==> inputs of job 1226 <==
==> flow/design.v <==
`timescale 1ns / 1ps
module clk_div(
   input wire sys_clk,
   input wire sys_clk_rst,
   output wire gen_clk, 
   output wire ps_clk, 
   output wire fsk_clk, 
   output wire gen_en,
   output wire ps_en,
   output wire fsk_en
);
   parameter fsk_div=5;
   parameter ps_div=fsk_div*16;
   parameter gen_div=ps_div*16;
   reg [$clog2(fsk_div)-1:0] fsk_cnt;
   reg [$clog2(ps_div)-1:0] ps_cnt;
   reg [$clog2(gen_div)-1:0] gen_cnt;
   reg gen_clk_reg;
   reg ps_clk_reg;
   reg fsk_clk_reg;
   assign gen_clk=gen_clk_reg;
   assign ps_clk=ps_clk_reg;
   assign fsk_clk=fsk_clk_reg;
   assign gen_en=~(gen_cnt<gen_div-1) & ~gen_clk_reg;
   assign ps_en=~(ps_cnt<ps_div-1) & ~ps_clk_reg;
   assign fsk_en=~(fsk_cnt<fsk_div-1) & ~fsk_clk_reg;
   always@(posedge sys_clk or posedge sys_clk_rst) begin
     if(sys_clk_rst) begin
       gen_cnt<=32'd0;
       ps_cnt<=32'd0;
       fsk_cnt<=32'd0;
       gen_clk_reg<=1'b0;
       ps_clk_reg<=1'b0;
       fsk_clk_reg<=1'b0;
     end
     else begin
       if(gen_cnt<gen_div-1) begin
         gen_cnt<=gen_cnt+32'd1;
         gen_clk_reg<=gen_clk_reg;
       end
       else begin
         gen_cnt<=32'd0;
         gen_clk_reg<=~gen_clk_reg;
       end
       if(ps_cnt<ps_div-1) begin
         ps_cnt<=ps_cnt+32'd1;
         ps_clk_reg<=ps_clk_reg;
       end
       else begin
         ps_cnt<=32'd0;
         ps_clk_reg<=~ps_clk_reg;
       end
       if(fsk_cnt<fsk_div-1) begin
         fsk_cnt<=fsk_cnt+32'd1;
         fsk_clk_reg<=fsk_clk_reg;
       end
       else begin
         fsk_cnt<=32'd0;
         fsk_clk_reg<=~fsk_clk_reg;
       end
     end
   end
endmodule
`timescale 1ns / 1ps
module sig_gen(
  input wire clk,
  input wire rst,
  input wire en,
  output wire [7:0] data_out
);
  reg [7:0] data_out_reg;
  assign data_out=data_out_reg;
  always@(posedge clk or posedge rst) begin
   if(rst) begin
    data_out_reg<=8'd0;
   end
   else if(en) begin
    data_out_reg<=data_out_reg+8'd1;
   end
  end
endmodule
`timescale 1ns / 1ps
module hamming_encode(
    input wire [7:0] bitstream,
    input wire clk,
    input wire rst,
    input wire en,
    output wire [15:0] hammingcode
);    
    reg [2:0] check1;
    reg [2:0] check2;
    reg [15:0] hammingcode_reg;
    assign hammingcode=hammingcode_reg;
always @(*) begin
    check1[2] <= bitstream[7] ^ bitstream[6] ^ bitstream[5];
    check1[1] <= bitstream[7] ^ bitstream[6] ^ bitstream[4];
    check1[0] <= bitstream[7] ^ bitstream[5] ^ bitstream[4];
    check2[2] <= bitstream[3] ^ bitstream[2] ^ bitstream[1];
    check2[1] <= bitstream[3] ^ bitstream[2] ^ bitstream[0];
    check2[0] <= bitstream[3] ^ bitstream[1] ^ bitstream[0];
end
always @(posedge clk or posedge rst) begin
    if (rst) begin
        hammingcode_reg <= 16'd0;
    end
    else if (en) hammingcode_reg <= {2'b11,bitstream[7:4], check1[2:0], bitstream[3:0], check2[2:0]};
end
endmodule
`timescale 1ns / 1ps
module P2S(
   input wire clk, 
   input wire rst,
   input wire en,
   input wire [15:0] din,
   output reg dout,
   output reg sig_valid
    );
    reg [3:0] cnt;
    always@(posedge clk or posedge rst) begin
      if(rst) begin
        cnt <= 4'd0;
        dout <= 1'b0;
        sig_valid <= 1'b0;
      end
      else if(en) begin
      if(din[15:14]==2'b11) begin
        dout <= din[15-cnt];
        sig_valid<=1'b1;
        if(cnt<=14) cnt <= cnt + 4'd1;
        else cnt <= 4'd0;
       end 
       else sig_valid<=1'b0;
      end
    end
endmodule
`timescale 1ns / 1ps
module fsk_modulate (
    input wire clk,
    input wire rst,
    input wire en,
    input wire bit_in,
    input wire sig_valid,
    output wire wave_out
);
    reg [3:0] cnt;
    reg wave_h, wave_l;
    always @(posedge clk or posedge rst) begin
		if (rst) begin
			cnt <= 4'b0000;
			wave_h <= 0;
			wave_l <= 0;
		end
		else if (en) begin
		 if(sig_valid) begin
			if(cnt == 4'b0111) begin
				wave_h <= ~wave_h;
				wave_l <= ~wave_l;
				cnt <= 4'b0000;
			end
			else if(~(cnt%4)) begin
				wave_h <= ~wave_h;
			end
			cnt <= cnt + 1;
		 end
		 else cnt<=4'b0;
		end
    end
    assign wave_out = bit_in?wave_h:wave_l;
endmodule
`timescale 1ns / 1ps
module fsk_demodulate(
   input wire clk,
   input wire rst,
   input wire en,
   input wire in,
   output reg out
 );
    reg [4:0] zeronum;
    reg [4:0] clknum;
    reg last,outreg;
    always@(posedge clk or posedge rst)
    begin
		if (rst) begin
			last<=0;
			zeronum<=0;
			clknum<=5'b0;
			outreg<=0;
			out<=0;
		end
		else if (en) begin
			clknum<=clknum+1;
			if(in!=last)
			begin
				zeronum<=zeronum+1;
			end
			if(clknum == 3) 
			begin
				if(zeronum > 1)
				begin
					outreg<=1;
				end
				else
				begin
					outreg<=0;
				end
			end 
			if(clknum == 15)
			begin
				clknum<=0;
				zeronum<=0;
				out<=outreg;
			end
			last<=in;
		end
    end
endmodule
`timescale 1ns / 1ps
module S2P(
  input wire clk, 
  input wire rst,
  input wire en,
  input wire din,
  output reg [13:0] hammingcode
    );
    reg [1:0] current;
    reg [1:0] next;
    parameter IDLE = 2'b00;
    parameter START = 2'b01;
    parameter RECEIVE = 2'b11;
    reg [13:0] temp_reg;
    reg current_bit;
    reg [15:0] cnt;
    reg flag; 
    always@(posedge clk or posedge rst) begin
      if(rst) begin
       current <= IDLE;
      end
      else if(en) begin
       current <= next;
      end
    end
    always@(*) begin
     case(current)
      IDLE:
        if(current_bit) next<=START;
        else next<=IDLE;
      START:
        if(current_bit) next<=RECEIVE;
        else next<=IDLE; 
      RECEIVE:begin
        if(cnt<13) begin
         next <= RECEIVE; 
        end
        else begin
         next <= IDLE;
        end
      end
      default:next <= IDLE;
     endcase
    end
    always@(posedge clk or posedge rst) begin
     if(rst) begin
      current_bit <= 1'b0;
      temp_reg <= 14'b0;
      cnt <= 16'd0;
      flag <= 1'b0;
      hammingcode <= 14'b0;
     end
     else if(en) begin
      current_bit<=din;
      case(current)
        IDLE:begin
         flag<=1'b0;
         temp_reg<=14'b0;
        end
        START:begin
         flag<=1'b0;
         temp_reg<=14'b0;
        end
        RECEIVE:begin
         temp_reg[13-cnt]<=current_bit;
         cnt<=cnt+16'd1;
         flag<=1'b0;
         if(cnt==13) begin
          flag<=1'b1;
          cnt<=16'd0;
         end
        end
        default:begin
         flag<=1'b0;
         temp_reg<=14'b0;
        end
      endcase
      if(flag) begin
       hammingcode <= temp_reg;
      end
     end
    end
endmodule
`timescale 1ns / 1ps
module hamming_decode(
    input [13:0] code,
    input clk,
    input rst,
    input en,
    output reg [7:0] bitstream
    );
    reg [2:0] check1;
    reg [2:0] check2;
always @(*) begin
    check1[2] <= code[13] ^ code[12] ^ code[11] ^ code[9];
    check1[1] <= code[13] ^ code[12] ^ code[10] ^ code[8];
    check1[0] <= code[13] ^ code[11] ^ code[10] ^ code[7];
    check2[2] <= code[6] ^ code[5] ^ code[4] ^ code[2];
    check2[1] <= code[6] ^ code[5] ^ code[3] ^ code[1];
    check2[0] <= code[6] ^ code[4] ^ code[3] ^ code[0];
end
always @(posedge clk or posedge rst) begin
     if (rst) begin
       bitstream <= 4'd0;
     end
     else if (en) begin
        case(check1)
            3'b111: bitstream[7:4] <= {~code[13], code[12:10]};
            3'b110: bitstream[7:4] <= {code[13], ~code[12], code[11:10]};
            3'b101: bitstream[7:4] <= {code[13:12], ~code[11], code[10]};
            3'b011: bitstream[7:4] <= {code[13:11], ~code[10]};
            default: bitstream[7:4] <= code[13:10];
        endcase
        case(check2)
            3'b111: bitstream[3:0] <= {~code[6], code[5:3]};
            3'b110: bitstream[3:0] <= {code[6], ~code[5], code[4:3]};
            3'b101: bitstream[3:0] <= {code[6:5], ~code[4], code[3]};
            3'b011: bitstream[3:0] <= {code[6:4], ~code[3]};
            default: bitstream[3:0] <= code[6:3];
        endcase
     end
end
endmodule
`timescale 1ns / 1ps
module Tx_top(
  input wire sys_clk,
  input wire sys_clk_rst,
  input wire rst,
  output wire [7:0] data_out, 
  output wire [15:0] hammingcode,
  output wire fsk_out 
);
  wire gen_clk;
  wire ps_clk;
  wire fsk_clk;
  wire gen_en;
  wire ps_en;
  wire fsk_en;
  clk_div my_clk_div(
   .sys_clk(sys_clk),
   .sys_clk_rst(sys_clk_rst),
   .gen_clk(gen_clk),
   .ps_clk(ps_clk),
   .fsk_clk(fsk_clk),
   .gen_en(gen_en),
   .ps_en(ps_en),
   .fsk_en(fsk_en)
  );
  sig_gen my_sig_gen(
    .clk(sys_clk),
    .en(gen_en),
    .rst(rst),
    .data_out(data_out)
  );
  hamming_encode my_hamming_encode(
    .bitstream(data_out),
    .clk(sys_clk),
    .en(gen_en),
    .rst(rst),
    .hammingcode(hammingcode)
  );
  wire dout;
  wire sig_valid;
  P2S my_P2S(
    .clk(sys_clk),
    .en(ps_en),
    .rst(rst),
    .din(hammingcode),
    .dout(dout),
    .sig_valid(sig_valid)
  );
  fsk_modulate my_fsk_modulate(
    .clk(sys_clk),
    .en(fsk_en),
    .rst(rst),
    .bit_in(dout),
    .sig_valid(sig_valid),
    .wave_out(fsk_out)
  );
endmodule
`timescale 1ns / 1ps
module Rx_top(
  input wire sys_clk,
  input wire sys_clk_rst,
  input wire rst,
  input wire bit_in, 
  output wire [13:0] hammingcode,
  output wire [7:0] sig_out
);
  wire gen_clk;
  wire ps_clk;
  wire fsk_clk;
  wire gen_en;
  wire ps_en;
  wire fsk_en;
  clk_div my_clk_div(
   .sys_clk(sys_clk),
   .sys_clk_rst(sys_clk_rst),
   .gen_clk(gen_clk),
   .ps_clk(ps_clk),
   .fsk_clk(fsk_clk),
   .gen_en(gen_en),
   .ps_en(ps_en),
   .fsk_en(fsk_en)
  );
  wire de_fsk_out;
  fsk_demodulate my_fsk_demodulate(
    .clk(sys_clk),
    .en(fsk_en),
    .rst(rst),
    .in(bit_in),
    .out(de_fsk_out)
  );
  S2P my_S2P(
    .clk(sys_clk),
    .en(ps_en),
    .rst(rst),
    .din(de_fsk_out),
    .hammingcode(hammingcode)
  );
  hamming_decode my_hamming_decode(
    .code(hammingcode),
    .clk(sys_clk),
    .en(gen_en),
    .rst(rst),
    .bitstream(sig_out)
  );
endmodule
`timescale 1ns / 1ps
module comm_top(
  input wire sys_clk,
  input wire sys_clk_rst,
  input wire rst,
  input wire bit_in, 
  output wire bit_out, 
  output wire [7:0] data_trans, 
  output wire [7:0] data_recev 
);
  wire [15:0] en_hamming_code; 
  wire [13:0] de_hamming_code; 
Tx_top my_Tx_top(
  .sys_clk(sys_clk),
  .sys_clk_rst(sys_clk_rst),
  .rst(rst),
  .data_out(data_trans), 
  .hammingcode(en_hamming_code),
  .fsk_out(bit_out) 
);
Rx_top my_Rx_top(
  .sys_clk(sys_clk),
  .sys_clk_rst(sys_clk_rst),
  .rst(rst),
  .bit_in(bit_in), 
  .hammingcode(de_hamming_code),
  .sig_out(data_recev) 
);
endmodule
==> flow/run.sh <==
#!/bin/bash
# the make line also repeats each setting of config.mk as NAME=value (left out here)
make -C /OpenROAD-flow-scripts/flow DESIGN_CONFIG=/design/flow/config.mk WORK_HOME=/design/flow/orfs CLKGATE_MAP_FILE= finish
==> flow/config.mk <==
export PLATFORM = sky130hd
export DESIGN_NAME = comm_top
export DESIGN_NICKNAME = comm_top
export VERILOG_FILES = /design/flow/design.v
export SDC_FILE = /design/flow/constraint.sdc
export NUM_CORES = 4
export LEC_CHECK = 0
export ABC_AREA = 1
export CAP_MARGIN = 20
export CORE_MARGIN = 2
export CORE_UTILIZATION = 72
export CTS_CLUSTER_DIAMETER = 386
export CTS_CLUSTER_SIZE = 18
export SETUP_SLACK_MARGIN = 0.24
export SLEW_MARGIN = 20
==> flow/constraint.sdc <==
create_clock -name core_clock -period 2.84 [get_ports {sys_clk}]
set_input_delay 0.5680 -clock core_clock [delete_from_list [all_inputs] [get_ports {sys_clk}]]
set_output_delay 0.5680 -clock core_clock [all_outputs]
set_load 0.01 [all_outputs]
==> job 6571: changes against job 1226 <==
- ABC_AREA: 1 -> unset
- CORE_UTILIZATION: 72 -> 32
- CTS_CLUSTER_DIAMETER: 386 -> unset
- CTS_CLUSTER_SIZE: 18 -> unset
- SETUP_SLACK_MARGIN: 0.24 -> unset
==> flow/constraint.sdc (replaced) <==
create_clock -name core_clock -period 4.2 [get_ports {sys_clk}]
set_input_delay 0.8400 -clock core_clock [delete_from_list [all_inputs] [get_ports {sys_clk}]]
set_output_delay 0.8400 -clock core_clock [all_outputs]
set_load 0.01 [all_outputs]
==> run notes <==
run results: status=complete, but fails checks, Layout Check Fails=setup timing, TAP cells=143, reg-to-reg setup timing slack=-0.28 ns, Die X-Extent=111.6 um, Setup Viol. Count Final=14, Comb area share=40.27%, setup slack after layout=-0.2795 ns
Source of the figures above: job 1226

==> run notes <==
run results: status=no timing/DRC/antenna violations, most frequent cells after synthesis=dfrtp_1 (152), nand2_1 (112), nor2_1 (79), reg-to-reg setup timing slack=0.38 ns, Seq cells=153, Die X-Extent=162.3 um, TAP cells=324, Comb area share=43.07%, setup slack after layout=0.3760 ns, grt ovf=0
Source of the figures above: job 6571

